// cordic
module cordic #(parameter WIDTH = 32, ITER = 16)(
    input clk,
    input rst,
    input start,
    input mode,  
    input signed [WIDTH-1:0] x_in,
    input signed [WIDTH-1:0] y_in,
    input signed [WIDTH-1:0] z_in,
    output reg signed [WIDTH-1:0] x_out,
    output reg signed [WIDTH-1:0] y_out,
    output reg signed [WIDTH-1:0] z_out,
    output reg done
);
    localparam signed [WIDTH-1:0] K = 32'sd19898;   
    localparam IDLE = 2'd0, PROCESS = 2'd1, DONE = 2'd2;
    reg signed [WIDTH-1:0] x, y, z;
    reg [4:0] i;
    reg [1:0] state;
    reg mode_r;  
    function signed [WIDTH-1:0] atan_table;
        input [3:0] idx;
        case (idx)
            4'd0:  atan_table = 32'sd25736;
            4'd1:  atan_table = 32'sd15192;
            4'd2:  atan_table = 32'sd8027;
            4'd3:  atan_table = 32'sd4074;
            4'd4:  atan_table = 32'sd2045;
            4'd5:  atan_table = 32'sd1023;
            4'd6:  atan_table = 32'sd511;
            4'd7:  atan_table = 32'sd256;
            4'd8:  atan_table = 32'sd128;
            4'd9:  atan_table = 32'sd64;
            4'd10: atan_table = 32'sd32;
            4'd11: atan_table = 32'sd16;
            4'd12: atan_table = 32'sd8;
            4'd13: atan_table = 32'sd4;
            4'd14: atan_table = 32'sd2;
  ...
clock: 4.8 ns
lec_check: 0
abc_area: 1
cap_margin: 25
cell_pad_in_sites_detail_placement: 0
core_margin: 2
core_utilization: 72
hold_slack_margin: -0.1
max_routing_layer: met5
place_density: 0.35
setup_slack_margin: 1.44
slew_margin: 20
run.sh (not shown) runs the stock make flow with config.mk's settings and CLKGATE_MAP_FILE=.
The starting point ended with an error in 5_1_grt, error DPL-0038.
Rerun with:
Settings changed: CAP_MARGIN 25 to 35, CELL_PAD_IN_SITES_DETAIL_PLACEMENT 0 to not set, CORE_UTILIZATION 72 to 40, GPL_TIMING_DRIVEN set to 0, HOLD_SLACK_MARGIN -0.1 to not set, MAX_ROUTING_LAYER met5 to not set, PLACE_DENSITY 0.35 to not set, SETUP_SLACK_MARGIN 1.44 to not set, TNS_END_PERCENT set to 5.
Clock period 4.8 ns to 7.0 ns, I/O delays scaled along.
Now the flow ran to the end with no violations.
Synthesized cell count does not change.
Area after synthesis is unchanged.
Die size climbs by 78%.
Rerun with:
Settings changed: CAP_MARGIN 35 to 20, CORE_ASPECT_RATIO set to 0.5, CORE_UTILIZATION 40 to 72, CTS_CLUSTER_DIAMETER set to 334, CTS_CLUSTER_SIZE set to 97, GPL_TIMING_DRIVEN 0 to not set, PLACE_DENSITY set to 0.42.
Clock period 7.0 ns to 3.77 ns, I/O delays scaled along.
After rerunning:
- The changed run died in 3_5_place_dp with DPL-0033
- synthesized cell count is unchanged
- area after synthesis is unchanged
- die size drops by well over a third
Rerun with:
Settings changed: ABC_AREA 1 to not set, CORE_ASPECT_RATIO 0.5 to 0.91, CTS_CLUSTER_DIAMETER 334 to 93, CTS_CLUSTER_SIZE 97 to 79, PLACE_DENSITY 0.42 to not set, PLACE_DENSITY_LB_ADDON set to 0.0, SETUP_SLACK_MARGIN set to 1.73, TNS_END_PERCENT 5 to not set.
Clock period 3.77 ns to 5.85 ns, I/O delays scaled along.
Result: The new run never finished: it broke off in 5_1_grt with GRT-0232. Die size fell by 1.7%. Area after synthesis fell by 1.5%. Synthesized cell count fell by 29%.
Rerun with:
Settings changed: CAP_MARGIN 20 to 25, CELL_PAD_IN_SITES_DETAIL_PLACEMENT set to 0, CORE_ASPECT_RATIO 0.91 to not set, CORE_UTILIZATION 72 to 63, CTS_CLUSTER_DIAMETER 93 to not set, CTS_CLUSTER_SIZE 79 to not set, MAX_ROUTING_LAYER set to met5, PLACE_DENSITY_LB_ADDON 0.0 to not set, SETUP_SLACK_MARGIN 1.73 to 0.56.
Clock period 5.85 ns to 7.1 ns, I/O delays scaled along.
Result:
- Now the flow finished clean
- synthesized area does not change
- synthesized cell count is unchanged
- die area increases by 14%
Rerun with:
Settings changed: ABC_AREA set to 1, CELL_PAD_IN_SITES_DETAIL_PLACEMENT 0 to 1, CELL_PAD_IN_SITES_GLOBAL_PLACEMENT set to 3, CTS_CLUSTER_DIAMETER set to 67, GPL_ROUTABILITY_DRIVEN set to 0, MAX_ROUTING_LAYER met5 to met4, PLACE_DENSITY_LB_ADDON set to 0.2, SETUP_SLACK_MARGIN 0.56 to not set.
=>
- The changed run never finished: it broke off in 3_1_place_gp_skip_io, error FLW-0024
- die size came out higher by 1.4%
- area after synthesis grows by 1.5%
- synthesized cell count rose by 42%

---

cordic again, from the RTL that the note above started with.
clock: 5.2 ns
lec_check: 0
cap_margin: 20
core_margin: 2
core_utilization: 65
setup_slack_margin: 1.42
slew_margin: 20
The baseline never finished: it broke off in global routing with GRT-0232.
Then changed:
Settings changed: ABC_AREA from default to 1, CAP_MARGIN 20 to 35, CORE_UTILIZATION 65 to 40, CTS_CLUSTER_SIZE from default to 89, GPL_ROUTABILITY_DRIVEN from default to 0, GPL_TIMING_DRIVEN from default to 0, SETUP_SLACK_MARGIN 1.42 to default, SLEW_MARGIN 20 to 15, TNS_END_PERCENT from default to 5.
Clock period 5.2 ns to 7.0 ns, I/O delays scaled along.
The new run finished clean.
Die area came out higher by well over a third.
Area after synthesis came out higher slightly.
Synthesized cell count came out higher by well over a third.
Then changed:
Settings changed: ABC_AREA 1 to default, CAP_MARGIN 35 to 20, CORE_UTILIZATION 40 to 72, CTS_CLUSTER_DIAMETER from default to 93, CTS_CLUSTER_SIZE 89 to default, GPL_ROUTABILITY_DRIVEN 0 to default, GPL_TIMING_DRIVEN 0 to default, PLACE_DENSITY_LB_ADDON from default to 0.0, SETUP_SLACK_MARGIN from default to 1.73, SLEW_MARGIN 15 to 20, TNS_END_PERCENT 5 to default.
Clock period 7.0 ns to 5.85 ns, I/O delays scaled along.
Outcome: The changed run never finished: it broke off in global routing with GRT-0232. Die area came out lower by 45%. Synthesized area came out lower by 1.5%. Synthesized cell count came out lower by 29%.
Then changed:
Settings changed: CORE_UTILIZATION 72 to 66, CTS_CLUSTER_DIAMETER 93 to default, PLACE_DENSITY_LB_ADDON 0.0 to default, SETUP_SLACK_MARGIN 1.73 to default.
Clock period 5.85 ns to 6.68 ns, I/O delays scaled along.
What happened:
- This time the run passed the timing, DRC and antenna checks
- die area goes up by 8.9%
- synthesized cell count is unchanged
- synthesized area does not change
Then changed:
Settings changed: ABC_AREA from default to 1, CORE_UTILIZATION 66 to 72, CTS_CLUSTER_DIAMETER from default to 272, CTS_CLUSTER_SIZE from default to 97, PLACE_DENSITY from default to 0.42, TNS_END_PERCENT from default to 5.
Clock period 6.68 ns to 3.77 ns, I/O delays scaled along.
Outcome: Now the flow did not get past detailed placement, error DPL-0033; synthesized cell count is higher by well over a third; synthesized area grows slightly; die area fell by a few percent.

---

lagoon:
cordic again, from the RTL that the note above started with.
make LEC_CHECK=0 ABC_AREA=1 CAP_MARGIN=20 CELL_PAD_IN_SITES_DETAIL_PLACEMENT=1 CORE_MARGIN=2 CORE_UTILIZATION=63 GPL_ROUTABILITY_DRIVEN=1 HOLD_SLACK_MARGIN=0.08 MAX_ROUTING_LAYER=met4 MIN_ROUTING_LAYER=met1 PLACE_DENSITY=0.57 SETUP_SLACK_MARGIN=1.53 SLEW_MARGIN=20 finish   # period 7.0 ns
lagoon: aborted in detailed placement (tool error)
Inputs modified between lagoon and zinc:
- removing ABC_AREA (formerly 1)
- removing SETUP_SLACK_MARGIN (formerly 1.53)
- removing GPL_ROUTABILITY_DRIVEN (formerly 1)
- removing MAX_ROUTING_LAYER (formerly met4)
- removing CELL_PAD_IN_SITES_DETAIL_PLACEMENT (formerly 1)
- removing HOLD_SLACK_MARGIN (formerly 0.08)
- removing MIN_ROUTING_LAYER (formerly met1)
- removing PLACE_DENSITY (formerly 0.57)
- changing CORE_UTILIZATION from 63 to 40
- changing the clock period (ns, I/O delays scaled along) from 7.0 to 6.68
[summary]
FAIL lagoon @ detailed placement: tool exited with error. In summary, zinc completed successfully, with a layout that passed the timing, DRC and antenna checks. Post-synth design cell area was lower in zinc than in lagoon. Per the comparison of zinc with lagoon, post-synthesis xor/xnor area fraction now sits higher; floorplan utilization now sits lower; number of cell instances after yosys synthesis now sits lower. What lagoon reported for synthesized cell count has to be multiplied by 0.71 to get the figure for zinc. zinc vs lagoon: synthesized chip area reported by yosys down slightly. What lagoon reported for unique cell type count in the Yosys netlist has to be multiplied by 1.5 to get the figure for zinc.
The following lists how pepper was set up differently from zinc:
- GPL_TIMING_DRIVEN now 0, previously not set
- PLACE_DENSITY now 0.57, previously not set
- MIN_ROUTING_LAYER now met1, previously not set
- GPL_ROUTABILITY_DRIVEN now 1, previously not set
- ABC_AREA now 1, previously not set
- MAX_ROUTING_LAYER now met4, previously not set
- CORE_UTILIZATION now 63, was 40
- HOLD_SLACK_MARGIN now 0.08, previously not set
- CELL_PAD_IN_SITES_DETAIL_PLACEMENT now 1, previously not set
- the clock period (ns, I/O delays scaled along) now 4.31, was 6.68
The flow ended early for pepper: it failed with a tool error in detailed placement. Looking at zinc and pepper, the share of synthesized cell area in full adder, half adder and majority cells is a wash. Synthesized net count in pepper is 873 above zinc. Taking zinc as the reference, in pepper XOR/XNOR share of the synthesized area down 1.9 points; area after synthesis saw an increase. Higher fraction of synthesized area in multiplexers among zinc and pepper: zinc. Summary — global placement routability congestion, pepper relative to zinc: higher, by 33%. Between pepper and zinc, it is pepper whose count of mapped cells out of synthesis is higher, by 873. Placement row count came out lower on pepper than on zinc. Summary of the comparison: die footprint is lower in pepper, relative to zinc. Die height was lower in pepper than in zinc.
What delta does differently from pepper at the input level:
- CORE_UTILIZATION changed from 63 to 72
- PLACE_DENSITY changed from 0.57 to 0.42
- TNS_END_PERCENT newly set to 5
- CTS_CLUSTER_SIZE newly set to 13
- MIN_ROUTING_LAYER removed (was met1)
- GPL_ROUTABILITY_DRIVEN removed (was 1)
- GPL_TIMING_DRIVEN removed (was 0)
- MAX_ROUTING_LAYER removed (was met4)
- CTS_CLUSTER_DIAMETER newly set to 272
- HOLD_SLACK_MARGIN removed (was 0.08)
- CELL_PAD_IN_SITES_DETAIL_PLACEMENT removed (was 1)
- CORE_ASPECT_RATIO newly set to 1.47
- the clock period (ns, I/O delays scaled along) changed from 4.31 to 3.77
==> results <==
Diff delta..pepper | adder-cell area share of the yosys netlist | unchanged
Per the comparison of delta with pepper, register bit total from synthesis held; synthesized net count neither gained nor lost much.
pepper has a lower fraction of the core area occupied by cells at floorplan than delta.
Between delta and pepper, it is delta whose height of the die is higher, by 13%.
Of pepper and delta, not a single run came through the flow clean.
pepper did not finish; the tool stopped in detailed placement with error DPL-0033.
As far as synthesized cell count goes, pepper and delta are indistinguishable; the numbers are identical.
Number of core rows went up by more than 10% going from pepper to delta.

---

Starting RTL as in the previous note.
make LEC_CHECK=0 ABC_AREA=0 CAP_MARGIN=35 CELL_PAD_IN_SITES_DETAIL_PLACEMENT=1 CELL_PAD_IN_SITES_GLOBAL_PLACEMENT=3 CORE_ASPECT_RATIO=0.68 CORE_MARGIN=10 CORE_UTILIZATION=40 CTS_CLUSTER_SIZE=77 GPL_ROUTABILITY_DRIVEN=1 GPL_TIMING_DRIVEN=0 MIN_ROUTING_LAYER=met2 SLEW_MARGIN=15 TNS_END_PERCENT=5 finish   # period 7.0 ns
The starting point died in global routing (5_1_grt).
Rerun with:
==> flow/config.mk (replaced) <==
export PLATFORM = sky130hd
export DESIGN_NAME = cordic
export DESIGN_NICKNAME = cordic
export VERILOG_FILES = /design/flow/design.v
export SDC_FILE = /design/flow/constraint.sdc
export NUM_CORES = 4
export LEC_CHECK = 0
export CAP_MARGIN = 20
export CORE_MARGIN = 2
export CORE_UTILIZATION = 66
export SETUP_SLACK_MARGIN = -0.46
export SLEW_MARGIN = 20
export TNS_END_PERCENT = 5
==> flow/constraint.sdc (replaced) <==
create_clock -name core_clock -period 5.85 [get_ports {clk}]
set_input_delay 1.1700 -clock core_clock [delete_from_list [all_inputs] [get_ports {clk}]]
set_output_delay 1.1700 -clock core_clock [all_outputs]
set_load 0.01 [all_outputs]
The new run finished but fails on setup timing.
Die area fell by 47%.
Synthesized area does not change.
Synthesized cell count does not change.
Rerun with:
==> flow/config.mk (replaced) <==
export PLATFORM = sky130hd
export DESIGN_NAME = cordic
export DESIGN_NICKNAME = cordic
export VERILOG_FILES = /design/flow/design.v
export SDC_FILE = /design/flow/constraint.sdc
export NUM_CORES = 4
export LEC_CHECK = 0
export ABC_AREA = 1
export CAP_MARGIN = 25
export CELL_PAD_IN_SITES_DETAIL_PLACEMENT = 0
export CORE_MARGIN = 2
export CORE_UTILIZATION = 72
export CTS_CLUSTER_SIZE = 15
export HOLD_SLACK_MARGIN = 0.29
export MAX_ROUTING_LAYER = met5
export SETUP_SLACK_MARGIN = 1.44
export SLEW_MARGIN = 20
==> flow/constraint.sdc (replaced) <==
create_clock -name core_clock -period 4.8 [get_ports {clk}]
set_input_delay 0.9600 -clock core_clock [delete_from_list [all_inputs] [get_ports {clk}]]
set_output_delay 0.9600 -clock core_clock [all_outputs]
set_load 0.01 [all_outputs]
What happened:
- With this change the flow did not get past global routing (5_1_grt)
- synthesized cell count is higher by 42%
- area after synthesis is higher by 1.5%
- die area went down by 6.8%
Rerun with:
==> flow/config.mk (replaced) <==
export PLATFORM = sky130hd
export DESIGN_NAME = cordic
export DESIGN_NICKNAME = cordic
export VERILOG_FILES = /design/flow/design.v
export SDC_FILE = /design/flow/constraint.sdc
export NUM_CORES = 4
export LEC_CHECK = 0
export CAP_MARGIN = 25
export CELL_PAD_IN_SITES_DETAIL_PLACEMENT = 0
export CORE_MARGIN = 2
export CORE_UTILIZATION = 72
export CTS_CLUSTER_DIAMETER = 165
export CTS_CLUSTER_SIZE = 79
export MAX_ROUTING_LAYER = met5
export PLACE_DENSITY_LB_ADDON = 0.24
export SETUP_SLACK_MARGIN = -0.35
export SLEW_MARGIN = 20
export TNS_END_PERCENT = 5
==> flow/constraint.sdc (replaced) <==
create_clock -name core_clock -period 5.08 [get_ports {clk}]
set_input_delay 1.0160 -clock core_clock [delete_from_list [all_inputs] [get_ports {clk}]]
set_output_delay 1.0160 -clock core_clock [all_outputs]
set_load 0.01 [all_outputs]
What happened: The changed run did not get past clock tree synthesis (4_1_cts). Area after synthesis falls by 1.5%. Die area falls by 1.4%. Synthesized cell count fell by 29%.

---

cordic again, from the RTL that the note above started with.
Settings: LEC_CHECK=0, ABC_AREA=0, CAP_MARGIN=25, CELL_PAD_IN_SITES_DETAIL_PLACEMENT=1, CELL_PAD_IN_SITES_GLOBAL_PLACEMENT=3, CORE_ASPECT_RATIO=1.92, CORE_MARGIN=2, CORE_UTILIZATION=48, CTS_CLUSTER_DIAMETER=67, GPL_ROUTABILITY_DRIVEN=0, GPL_TIMING_DRIVEN=0, MAX_ROUTING_LAYER=met4, PLACE_DENSITY_LB_ADDON=0.2, SLEW_MARGIN=30, TNS_END_PERCENT=65; clock period 7.1 ns.
The starting point ended with an error in global placement without I/O.
Edit:
- CELL_PAD_IN_SITES_DETAIL_PLACEMENT: 1 -> 0
- CORE_ASPECT_RATIO: 1.92 -> 0.77
- CORE_MARGIN: 2 -> 10
- CTS_CLUSTER_SIZE: unset -> 62
Outcome: The new run ended with an error in global placement without I/O (FLW-0024). Die area rises by 16%. Area after synthesis is unchanged. Synthesized cell count does not change.
